// datapath
module datapath (
    part,
    clock,
    value,
    positive,
    reset,
    counter,
    result
);
Size in the first run: roughly 32 flip-flops, about 52 I/O pins, roughly 24000 um^2 of cells after synthesis.
Settings: LEC_CHECK=0, ABC_AREA=1, CAP_MARGIN=20, CORE_MARGIN=2, CORE_UTILIZATION=72, CTS_CLUSTER_DIAMETER=174, CTS_CLUSTER_SIZE=97, SLEW_MARGIN=20; clock period 38.6 ns.
run.sh (not shown) runs the stock make flow with config.mk's settings and CLKGATE_MAP_FILE=.
The first run finished with timing, DRC and antenna clean.
Change:
- CTS_CLUSTER_DIAMETER: 174 -> unset
- CTS_CLUSTER_SIZE: 97 -> unset
- PLACE_DENSITY: unset -> 0.36
- SETUP_SLACK_MARGIN: unset -> 1.02
- clock period: 38.6 -> 18.1 ns (I/O delays scaled with it)
This time the run ended with an error in 4_1_cts.
Die area stays the same.
Synthesized cell count is unchanged.
Area after synthesis does not change.
Change:
- ABC_AREA: 1 -> unset
- CORE_UTILIZATION: 72 -> 66
- PLACE_DENSITY: 0.36 -> unset
- SETUP_SLACK_MARGIN: 1.02 -> unset
- clock period: 18.1 -> 34.3 ns (I/O delays scaled with it)
Result: This time the run reached the layout checks and failed them: negative setup slack. Die size goes up by about 4%. Synthesized cell count goes down by about 14%. Area after synthesis goes down by 4.7%.
Change:
- CORE_UTILIZATION: 66 -> 69
- CTS_CLUSTER_SIZE: unset -> 97
- clock period: 34.3 -> 38.6 ns (I/O delays scaled with it)
Result: The new run completed with no timing, DRC or antenna violations; global-route usage drops by 2.3 points; sequential share of layout area climbs by 0.26 points; design area drops by roughly a tenth; via count drops by roughly a tenth; routed wire length drops by roughly a tenth.


run A:
Starting RTL as in the previous note.
clock: 41.2 ns
lec_check: 0
cap_margin: 20
cell_pad_in_sites_detail_placement: 1
core_aspect_ratio: 1.26
core_margin: 2
core_utilization: 31
slew_margin: 20
--- input diff run A..run B ---
Settings: clearing CORE_ASPECT_RATIO, which used to be 1.26; clearing CELL_PAD_IN_SITES_DETAIL_PLACEMENT, which used to be 1; swapping 31 for 27 in CORE_UTILIZATION; swapping 41.2 for 40.9 in the clock period (ns, I/O delays scaled along).
[summary]
- Run B closes out successfully: all stages finished, all timing, DRC and antenna checks passed.
- In the reports for run B and run A, the larger die area belongs to run B.
- Going from run A to run B, share of the core filled by cells before placement now sits lower, critical path depth now sits higher.
- Run B vs run A, hold slack went up by 16 ps.
- Setup skew after layout (lower): run A
- The capturing instance or port of the critical path comes out _66[15]$_SDFFE_PP0P_ in one run and _66[13]$_SDFFE_PP0P_ in the other, namely in run B and run A respectively.
- Going from run A to run B, combined global-route utilization of all metal layers went down by 3.8 points; number of fill cells moved up.
Input changes introduced in run C (baseline for comparison: run B):
Settings: CORE_UTILIZATION now 68, was 27; CTS_CLUSTER_SIZE now 100, previously not set; the clock period (ns, I/O delays scaled along) now 38.5, was 40.9.
## What came out
| critical path depth | higher: run B |
The higher layout-stage area growth over the synthesis result of run B and run C is in run C.
Number of gates given a new drive strength after cts was lower in run B than in run C.
Looking at startpoint of the worst setup timing path, the value[4] result is from run C; the value[5] one comes from run B.
Going from run B to run C, first-pass GRT wire length increased about 1.8%; boundary pin count essentially unchanged; core occupancy in the finished layout increased 49 points.
The inputs of run D differ from those of run C as listed below.
Settings: CORE_UTILIZATION now 72, was 68; ABC_AREA now 1, previously not set; CTS_CLUSTER_SIZE no longer set, was 100; the clock period (ns, I/O delays scaled along) now 19.4, was 38.5.
Findings:
clock tree synthesis: run D exited with error
Against run C, area of the mapped netlist in run D came out worse.
Going from run C to run D, number of nets at floorplan grew by more than 10%.
From run C to run D the numbers moved as follows: number of cells in the design after placement increased 29%, floorplan utilization up 3.8 points.
Input-level comparison between run E and run D:
Settings: CAP_MARGIN: 20 -> 5; CTS_CLUSTER_DIAMETER: unset -> 223; the clock period (ns, I/O delays scaled along): 19.4 -> 28.0.
==> results <==
- Run E has last weighted congestion value of the routability-driven placer above what run D had.
- Comparing run E against run D, there is no change at all in post-synthesis async set-or-reset flop share.
- Number of cells in the yosys synthesis report: run E vs run D identical
- From run E to run D, post-synth area from yosys stat did not move at all.
- The synthesized cell count on run E is in line with that on run D.
- Tool error GRT-0116 stopped run E during global routing; no final results.
- In the tables for run E and run D, placement-stage worst setup slack reads higher with run E.
- Instance area after placement (lower): run E
- There was hardly any difference in adder and majority cell fraction of the synthesized area between run D and run E.
- Diff run D..run E | share of synthesized cell area in and, or, nand and nor gates | unchanged
- Number of nets at floorplan came out exactly the same in run E and run D.
- Diff run D..run E | count of pins on the block boundary | unchanged
For run F, these inputs were changed with respect to run E:
Settings: changing CAP_MARGIN from 5 to 20; changing CORE_UTILIZATION from 72 to 71; changing the clock period (ns, I/O delays scaled along) from 28.0 to 34.3.
## What came out
Run F: done, clean on timing, DRC and antenna. Comparing run F against run E, there is no change at all in mean instance size in the synthesized netlist. Run F: number of gates resized after CTS is 135 lower than what run E reported. Compared with run E, run F shows a higher die size. Total placed instance area delta for run F relative to run E: 14% lower.


datapath again, from the RTL that the note above started with.
clock: 29.0 ns
lec_check: 0
abc_area: 1
cap_margin: 20
core_margin: 2
core_utilization: 71
cts_cluster_diameter: 223
hold_slack_margin: -0.09
slew_margin: 20
The baseline never finished: it broke off in global routing (5_1_grt).
==> next run, changes <==
ABC_AREA = unset   (was 1)
CORE_UTILIZATION = 50   (was 71)
CTS_CLUSTER_DIAMETER = unset   (was 223)
HOLD_SLACK_MARGIN = unset   (was -0.09)
clock period = 36.7 ns   (was 29.0 ns; I/O delays follow)
=> Now the flow completed and failed the layout checks on negative setup slack; die size came out higher by a quarter to a third; synthesized cell count came out lower by about a fifth; synthesized area came out lower by a few percent.
==> next run, changes <==
ABC_AREA = 1   (was unset)
CELL_PAD_IN_SITES_GLOBAL_PLACEMENT = 1   (was unset)
CORE_UTILIZATION = 40   (was 50)
clock period = 42.0 ns   (was 36.7 ns; I/O delays follow)
Effect: Now the flow went through all stages and came out clean. Setup slack improves by 4000 ps. Design area falls by 12%. Global-route usage falls by 5.8 points. Area after synthesis climbs by 4.9%. Sequential share of layout area is higher by 0.29 points.
==> next run, changes <==
CAP_MARGIN = 0   (was 20)
CORE_ASPECT_RATIO = 1.24   (was unset)
CORE_MARGIN = 6   (was 2)
CTS_CLUSTER_DIAMETER = 276   (was unset)
GPL_TIMING_DRIVEN = 0   (was unset)
MAX_ROUTING_LAYER = met5   (was unset)
MIN_ROUTING_LAYER = met2   (was unset)
PLACE_DENSITY_LB_ADDON = 0.14   (was unset)
TNS_END_PERCENT = 15   (was unset)
Setup slack gets worse by 1000 ps.
Register-to-register slack gets worse by 650 ps.
Wire length came out higher by about 3.7%.
Hold slack hardly moves.
Non-clock buffer count came out higher by 5.
Area after synthesis stays the same.


Setup of the previous run:
Starting RTL as in the previous note.
clock: 23.9 ns
lec_check: 0
abc_area: 1
cap_margin: 20
core_margin: 2
core_utilization: 68
cts_cluster_diameter: 381
cts_cluster_size: 39
hold_slack_margin: 0.3
place_density: 0.66
setup_slack_margin: 4.78
slew_margin: 0
tns_end_percent: 10
Complete run, failing final checks: the previous run, reason setup timing.
Changes in the current run relative to the previous run:
# the previous run
export LEC_CHECK = 0
export ABC_AREA = 1
export CAP_MARGIN = 20
export CORE_MARGIN = 2
export CORE_UTILIZATION = 68
export CTS_CLUSTER_DIAMETER = 381
export CTS_CLUSTER_SIZE = 39
export HOLD_SLACK_MARGIN = 0.3
export PLACE_DENSITY = 0.66
export SETUP_SLACK_MARGIN = 4.78
export SLEW_MARGIN = 0
export TNS_END_PERCENT = 10
create_clock -name core_clock -period 23.9 [get_ports {clock}]
# the current run
export LEC_CHECK = 0
export ABC_AREA = 1
export CAP_MARGIN = 20
export CORE_ASPECT_RATIO = 0.5
export CORE_MARGIN = 2
export CORE_UTILIZATION = 72
export CTS_CLUSTER_DIAMETER = 373
export CTS_CLUSTER_SIZE = 100
export PLACE_DENSITY = 0.42
export SETUP_SLACK_MARGIN = -2.0
export SLEW_MARGIN = 20
export TNS_END_PERCENT = 10
create_clock -name core_clock -period 23.9 [get_ports {clock}]
[summary]
- Among the previous run and the current run, the run that stopped before the end is the current run, and it is the only one.
- [flow] the previous run | stages: complete | final checks: fail | reason: setup timing
- Lower core footprint goes to the current run over the previous run.
- The current run vs. the previous run: final estimated routing congestion in global placement has decreased, count of buffers added by post-CTS timing repair for setup went up.
- Compared the current run against the previous run; total instance count after detailed placement within noise.
- The current run vs the previous run — post-CTS resize count climbed by more than 10%
- Re chip area line of the yosys report: no difference whatsoever between the current run and the previous run.
- Where placed wire-length estimate after detailed placement is concerned, the previous run is better than the current run.


old:
The RTL this note starts from:
==> flow/design.v <==
module datapath (
    part,
    clock,
    value,
    positive,
    reset,
    counter,
    result
);
    input part;
    input clock;
    input [15:0] value;
    input positive;
    input reset;
    output [15:0] counter;
    output [15:0] result;
    wire [15:0] _65 = 16'b0000000000000000;
    wire [15:0] _64 = 16'b0000000000000000;
    wire _102;
    wire _100;
    wire _101;
    wire _103;
    wire [15:0] _104;
    wire _96;
    wire _92;
    wire _93;
    wire _90;
    wire _91;
    wire _94;
    wire _95;
    wire _97;
    wire [15:0] _98;
    wire _86;
    wire _84;
    wire _81;
    wire _82;
    wire _79;
    wire _80;
    wire _83;
    wire _85;
    wire _87;
    wire [15:0] _88;
    wire [41:0] _73 = 42'b000000000000000000000010100011110101110001;
    wire [25:0] _71 = 26'b00000000000000000000000000;
    wire [41:0] _72;
    wire [83:0] _74;
    wire [57:0] _75;
    wire [25:0] _70 = 26'b00000000000000000000000000;
    wire [83:0] _76;
    wire [15:0] _77;
    wire [15:0] _78;
    wire [15:0] _89;
    wire [15:0] _99;
    wire [15:0] _105;
    wire [15:0] _67 = 16'b0000000000000001;
    wire [15:0] _68;
    wire [15:0] _62 = 16'b0000000000000000;
    wire [15:0] _58 = 16'b0000000001100100;
    wire [41:0] _53 = 42'b000000000000000000000010100011110101110001;
    wire [25:0] _51 = 26'b00000000000000000000000000;
    wire [41:0] _52;
    wire [83:0] _54;
    wire [57:0] _55;
    wire [25:0] _50 = 26'b00000000000000000000000000;
    wire [83:0] _56;
    wire [15:0] _57;
    wire [31:0] _59;
    wire [15:0] _60;
    wire [15:0] _48 = 16'b0000000000110010;
    wire [15:0] _44 = 16'b0000000001100100;
    wire [41:0] _39 = 42'b000000000000000000000010100011110101110001;
    wire [25:0] _37 = 26'b00000000000000000000000000;
    wire [41:0] _38;
    wire [83:0] _40;
    wire [57:0] _41;
    wire [25:0] _36 = 26'b00000000000000000000000000;
    wire [83:0] _42;
    wire [15:0] _43;
    wire [31:0] _45;
    wire [15:0] _46;
    wire [15:0] _34;
    wire [15:0] _29 = 16'b0000000001100100;
    wire [41:0] _24 = 42'b000000000000000000000010100011110101110001;
    wire [25:0] _22 = 26'b00000000000000000000000000;
    wire [41:0] _23;
    wire [83:0] _25;
    wire [57:0] _26;
    wire [25:0] _21 = 26'b00000000000000000000000000;
    wire [83:0] _27;
    wire [15:0] _28;
    wire [31:0] _30;
    wire [15:0] _31;
    wire [15:0] _32;
    wire [15:0] _19 = 16'b0000000001100100;
    wire [15:0] _20;
    wire [15:0] _33;
    wire [15:0] _35;
    wire [15:0] _47;
    wire [15:0] _49;
    wire [15:0] _61;
    wire _63;
    wire [15:0] _69;
    wire _2;
    wire [15:0] _106;
    wire [15:0] _107;
    wire [15:0] _3;
    reg [15:0] _66;
    wire vdd = 1'b1;
    wire [15:0] _16 = 16'b0000000000000000;
    wire [15:0] _15 = 16'b0000000000000000;
    wire _6;
    wire [15:0] _137 = 16'b0000000000110010;
    wire [15:0] _133 = 16'b0000000001100100;
    wire [41:0] _128 = 42'b000000000000000000000010100011110101110001;
    wire [25:0] _126 = 26'b00000000000000000000000000;
    wire [41:0] _127;
    wire [83:0] _129;
    wire [57:0] _130;
    wire [25:0] _125 = 26'b00000000000000000000000000;
    wire [83:0] _131;
    wire [15:0] _132;
    wire [31:0] _134;
    wire [15:0] _135;
    wire [15:0] _123;
    wire [15:0] _118 = 16'b0000000001100100;
    wire [41:0] _113 = 42'b000000000000000000000010100011110101110001;
    wire [25:0] _111 = 26'b00000000000000000000000000;
    wire [41:0] _112;
    wire [83:0] _114;
    wire [57:0] _115;
    wire [25:0] _110 = 26'b00000000000000000000000000;
    wire [83:0] _116;
    wire [15:0] _117;
    wire [31:0] _119;
    wire [15:0] _120;
    wire [15:0] _8;
    wire [15:0] _121;
    wire [15:0] _108 = 16'b0000000001100100;
    wire [15:0] _109;
    wire [15:0] _122;
    wire _10;
    wire [15:0] _124;
    wire [15:0] _136;
    wire _12;
    wire [15:0] _138;
    wire [15:0] _13;
    reg [15:0] _18;
    assign _102 = _49 == _62;
    assign _100 = _18 == _62;
    assign _101 = ~ _100;
    assign _103 = _101 & _102;
    assign _104 = _103 ? _67 : _62;
    assign _96 = _49 < _18;
    assign _92 = _49 == _62;
    assign _93 = ~ _92;
    assign _90 = _18 == _62;
    assign _91 = ~ _90;
    assign _94 = _91 & _93;
    assign _95 = _94 & _10;
    assign _97 = _95 & _96;
    assign _98 = _97 ? _67 : _62;
    assign _86 = _18 < _49;
    assign _84 = ~ _10;
    assign _81 = _49 == _62;
    assign _82 = ~ _81;
    assign _79 = _18 == _62;
    assign _80 = ~ _79;
    assign _83 = _80 & _82;
    assign _85 = _83 & _84;
    assign _87 = _85 & _86;
    assign _88 = _87 ? _67 : _62;
    assign _72 = { _71, _8 };
    assign _74 = _72 * _73;
    assign _75 = _74[83:26];
    assign _76 = { _70, _75 };
    assign _77 = _76[15:0];
    assign _78 = _66 + _77;
    assign _89 = _78 + _88;
    assign _99 = _89 + _98;
    assign _105 = _99 + _104;
    assign _68 = _66 + _67;
    assign _52 = { _51, _49 };
    assign _54 = _52 * _53;
    assign _55 = _54[83:26];
    assign _56 = { _50, _55 };
    assign _57 = _56[15:0];
    assign _59 = _57 * _58;
    assign _60 = _59[15:0];
    assign _38 = { _37, _35 };
    assign _40 = _38 * _39;
    assign _41 = _40[83:26];
    assign _42 = { _36, _41 };
    assign _43 = _42[15:0];
    assign _45 = _43 * _44;
    assign _46 = _45[15:0];
    assign _34 = _18 + _32;
    assign _23 = { _22, _8 };
    assign _25 = _23 * _24;
    assign _26 = _25[83:26];
    assign _27 = { _21, _26 };
    assign _28 = _27[15:0];
    assign _30 = _28 * _29;
    assign _31 = _30[15:0];
    assign _32 = _8 - _31;
    assign _20 = _18 + _19;
    assign _33 = _20 - _32;
    assign _35 = _10 ? _34 : _33;
    assign _47 = _35 - _46;
    assign _49 = _12 ? _48 : _47;
    assign _61 = _49 - _60;
    assign _63 = _61 == _62;
    assign _69 = _63 ? _68 : _66;
    assign _2 = part;
    assign _106 = _2 ? _105 : _69;
    assign _107 = _12 ? _62 : _106;
    assign _3 = _107;
    always @(posedge _6) begin
        _66 <= _3;
    end
    assign _6 = clock;
    assign _127 = { _126, _124 };
    assign _129 = _127 * _128;
    assign _130 = _129[83:26];
    assign _131 = { _125, _130 };
    assign _132 = _131[15:0];
    assign _134 = _132 * _133;
    assign _135 = _134[15:0];
    assign _123 = _18 + _121;
    assign _112 = { _111, _8 };
    assign _114 = _112 * _113;
    assign _115 = _114[83:26];
    assign _116 = { _110, _115 };
    assign _117 = _116[15:0];
    assign _119 = _117 * _118;
    assign _120 = _119[15:0];
    assign _8 = value;
    assign _121 = _8 - _120;
    assign _109 = _18 + _108;
    assign _122 = _109 - _121;
    assign _10 = positive;
    assign _124 = _10 ? _123 : _122;
    assign _136 = _124 - _135;
    assign _12 = reset;
    assign _138 = _12 ? _137 : _136;
    assign _13 = _138;
    always @(posedge _6) begin
        _18 <= _13;
    end
    assign counter = _18;
    assign result = _66;
endmodule
clock: 31.4 ns
lec_check: 0
abc_area: 1
cap_margin: 40
cell_pad_in_sites_detail_placement: 1
cell_pad_in_sites_global_placement: 2
core_aspect_ratio: 1.26
core_margin: 8
core_utilization: 29
cts_cluster_diameter: 55
hold_slack_margin: 0.3
max_routing_layer: met5
setup_slack_margin: 5.0
slew_margin: 30
tns_end_percent: 60
Status old: flow complete, layout not clean - negative setup slack
--- input diff old..new ---
-- flow/config.mk --
<<< old, line 7
export LEC_CHECK = 0
export ABC_AREA = 1
export CAP_MARGIN = 40
export CELL_PAD_IN_SITES_DETAIL_PLACEMENT = 1
export CELL_PAD_IN_SITES_GLOBAL_PLACEMENT = 2
export CORE_ASPECT_RATIO = 1.26
export CORE_MARGIN = 8
export CORE_UTILIZATION = 29
export CTS_CLUSTER_DIAMETER = 55
>>> new, line 7
export LEC_CHECK = 0
export ABC_AREA = 1
export CAP_MARGIN = 20
export CELL_PAD_IN_SITES_DETAIL_PLACEMENT = 1
export CELL_PAD_IN_SITES_GLOBAL_PLACEMENT = 2
export CORE_ASPECT_RATIO = 1.26
export CORE_MARGIN = 7
export CORE_UTILIZATION = 29
export CTS_CLUSTER_DIAMETER = 55
==> flow/constraint.sdc <==
create_clock -name core_clock -period 41.2 [get_ports {clock}]
set_input_delay 8.2400 -clock core_clock [delete_from_list [all_inputs] [get_ports {clock}]]
set_output_delay 8.2400 -clock core_clock [all_outputs]
set_load 0.01 [all_outputs]
### Flow results
The final layout from new, which completed every stage, passed the timing, design-rule and antenna checks at the end of the flow. For post-cts resize count, dividing the value from old by the value from new gives 1.8. Higher global-route usage among old and new: old. Between old and new, area growth from synthesis to final layout is lower for new, old comes in above that.
